run A:
## top
module top(
		input wire [31:0] opa,
		input wire [31:0] opb,
		input wire start,
		input wire rst,
		input wire clk,
		output reg done,
		output reg [31:0] result
);
For scale: about 1700 cells after synthesis, ~110 flip-flops, about 100 I/O pins, ~13000 µm² of cells after synthesis.
clock: 7.41 ns
lec_check: 0
abc_area: 0
cap_margin: 15
core_aspect_ratio: 0.5
core_margin: 4
core_utilization: 50
cts_cluster_diameter: 337
cts_cluster_size: 94
gpl_routability_driven: 0
min_routing_layer: met1
slew_margin: 20
tns_end_percent: 35
run.sh (not shown) runs the stock make flow with config.mk's settings and CLKGATE_MAP_FILE=.
--- input diff run A..run B ---
Settings: CTS_CLUSTER_DIAMETER changed from 337 to 238; CORE_ASPECT_RATIO changed from 0.5 to 1.76; SETUP_SLACK_MARGIN newly set to -0.23; CORE_MARGIN changed from 4 to 2; ABC_AREA changed from 0 to 1; PLACE_DENSITY newly set to 0.4; CTS_CLUSTER_SIZE changed from 94 to 89; CORE_UTILIZATION changed from 50 to 72; the clock period (ns, I/O delays scaled along) changed from 7.41 to 6.92.
### Flow results
From run A to run B the numbers moved as follows: die boundary height rose by about 50%; die area fell by 8900 µm²; share of flip-flops with an asynchronous set or reset after synthesis stayed essentially flat; summed standard-cell area reported by yosys rose by 4.7%; fraction of the yosys area taken by sequential cells fell by 0.93 points. Taking run A as 1.0, run B lands at 1.6 on number of standard-cell rows in the floorplan. | count of unique library cells instantiated by Yosys | higher: run A |. Synthesized cell count for run B is higher than for run A. Flow for run B halted at 5_1_grt, error code GRT-0116. Against run A, synthesized area in run B came out worse. Going from run A to run B, synthesized area divided by synthesized cell count shrank by more than a quarter. Reported for run A and run B, number of hold buffers added after cts turned out identical to the last digit.
The inputs of run C differ from those of run B as listed below.
Settings: clearing SETUP_SLACK_MARGIN, which used to be -0.23; clearing MIN_ROUTING_LAYER, which used to be met1; clearing CTS_CLUSTER_SIZE, which used to be 89; clearing GPL_ROUTABILITY_DRIVEN, which used to be 0; clearing CORE_ASPECT_RATIO, which used to be 1.76; clearing PLACE_DENSITY, which used to be 0.4; clearing TNS_END_PERCENT, which used to be 35; clearing CTS_CLUSTER_DIAMETER, which used to be 238; swapping 15 for 20 in CAP_MARGIN; clearing ABC_AREA, which used to be 1; swapping 72 for 58 in CORE_UTILIZATION; swapping 6.92 for 6.26 in the clock period (ns, I/O delays scaled along).
- Run C ran to completion and came out clean on the timing, DRC and antenna checks.
- When run C is set beside run B, its post-synth area from yosys stat turns out to be 620 µm² smaller.
- For the simple logic cell fraction of the synthesized area, run C came in 23 points lower than run B did.
- A prevailing logic family in the synthesized netlist of AND-OR/OR-AND gates is what run C shows, while simple AND/OR/NAND/NOR gates belongs to run B.
- Synthesized net count, run B and run C, higher one = run B.
- Compared with run B, run C shows a count of distinct cell types in the synthesized netlist that is 43% higher.
- Lower cell count in the Yosys report goes to run C over run B.
For run D, these inputs were changed with respect to run C:
Settings: setting HOLD_SLACK_MARGIN to 0.28 for the first time; setting ABC_AREA to 1 for the first time; changing CORE_UTILIZATION from 58 to 72; setting CTS_CLUSTER_SIZE to 10 for the first time; setting TNS_END_PERCENT to 5 for the first time; setting CORE_ASPECT_RATIO to 1.38 for the first time; setting PLACE_DENSITY to 0.42 for the first time; setting SETUP_SLACK_MARGIN to 0.25 for the first time; changing the clock period (ns, I/O delays scaled along) from 6.26 to 2.71.
- Run D is listed as incomplete: the tool reported an error in 4_1_cts and the run ended there.
- Post-synthesis cell count from yosys in run D is 659 higher than in run C
- Synthesized cell count ends up lower on run C.
- Of run D and run C, run C shows the lower net count after synthesis, with run D above it.
- Run D vs. run C: instance area at placement picked up an extra 3700 µm²; die area went down by 15%; pre-CTS setup slack moved down; placed instance count rose about 50%; initial standard-cell utilization of the core +15 points.

top again, from the RTL that the note above started with.
Settings: LEC_CHECK=0, CAP_MARGIN=20, CELL_PAD_IN_SITES_GLOBAL_PLACEMENT=1, CORE_MARGIN=2, CORE_UTILIZATION=40, SLEW_MARGIN=20, TNS_END_PERCENT=95; clock period 7.0 ns.
Rerun with:
- ABC_AREA: default -> 1
- CAP_MARGIN: 20 -> 10
- CELL_PAD_IN_SITES_DETAIL_PLACEMENT: default -> 2
- CELL_PAD_IN_SITES_GLOBAL_PLACEMENT: 1 -> default
- CORE_ASPECT_RATIO: default -> 1.14
- CORE_UTILIZATION: 40 -> 67
- CTS_CLUSTER_SIZE: default -> 91
- PLACE_DENSITY: default -> 0.47
- SLEW_MARGIN: 20 -> 15
- TNS_END_PERCENT: 95 -> default
Effect:
- The new run failed in 3_5_place_dp on DPL-0033
- synthesized area increases by about 4.7%
- die area decreases by 37%
- synthesized cell count increases by 40%
Rerun with:
- CELL_PAD_IN_SITES_GLOBAL_PLACEMENT: default -> 1
- SLEW_MARGIN: 15 -> 0
What happened: With this change the flow did not get past 3_1_place_gp_skip_io (GPL-0301); die area is unchanged; synthesized cell count is unchanged; area after synthesis is unchanged.
Rerun with:
- CAP_MARGIN: 10 -> 20
- CELL_PAD_IN_SITES_DETAIL_PLACEMENT: 2 -> default
- CELL_PAD_IN_SITES_GLOBAL_PLACEMENT: 1 -> default
- CORE_ASPECT_RATIO: 1.14 -> default
- CORE_UTILIZATION: 67 -> 72
- CTS_CLUSTER_DIAMETER: default -> 154
- CTS_CLUSTER_SIZE: 91 -> 10
- PLACE_DENSITY: 0.47 -> 0.42
- SETUP_SLACK_MARGIN: default -> 0.35
- SLEW_MARGIN: 0 -> 20
- clock period: 7.0 -> 2.78 ns (I/O delays scaled with it)
After rerunning:
- The changed run never finished: it broke off in 4_1_cts with DPL-0038
- area after synthesis does not change
- die area decreases by 6.8%
- synthesized cell count does not change
Rerun with:
- ABC_AREA: 1 -> default
- CORE_UTILIZATION: 72 -> 40
- CTS_CLUSTER_DIAMETER: 154 -> default
- CTS_CLUSTER_SIZE: 10 -> default
- PLACE_DENSITY: 0.42 -> default
- SETUP_SLACK_MARGIN: 0.35 -> default
- clock period: 2.78 -> 6.26 ns (I/O delays scaled with it)
Result: This time the run ran to the end with no violations; area after synthesis falls by 4.5%; synthesized cell count falls by 28%; die size came out higher by 70%.
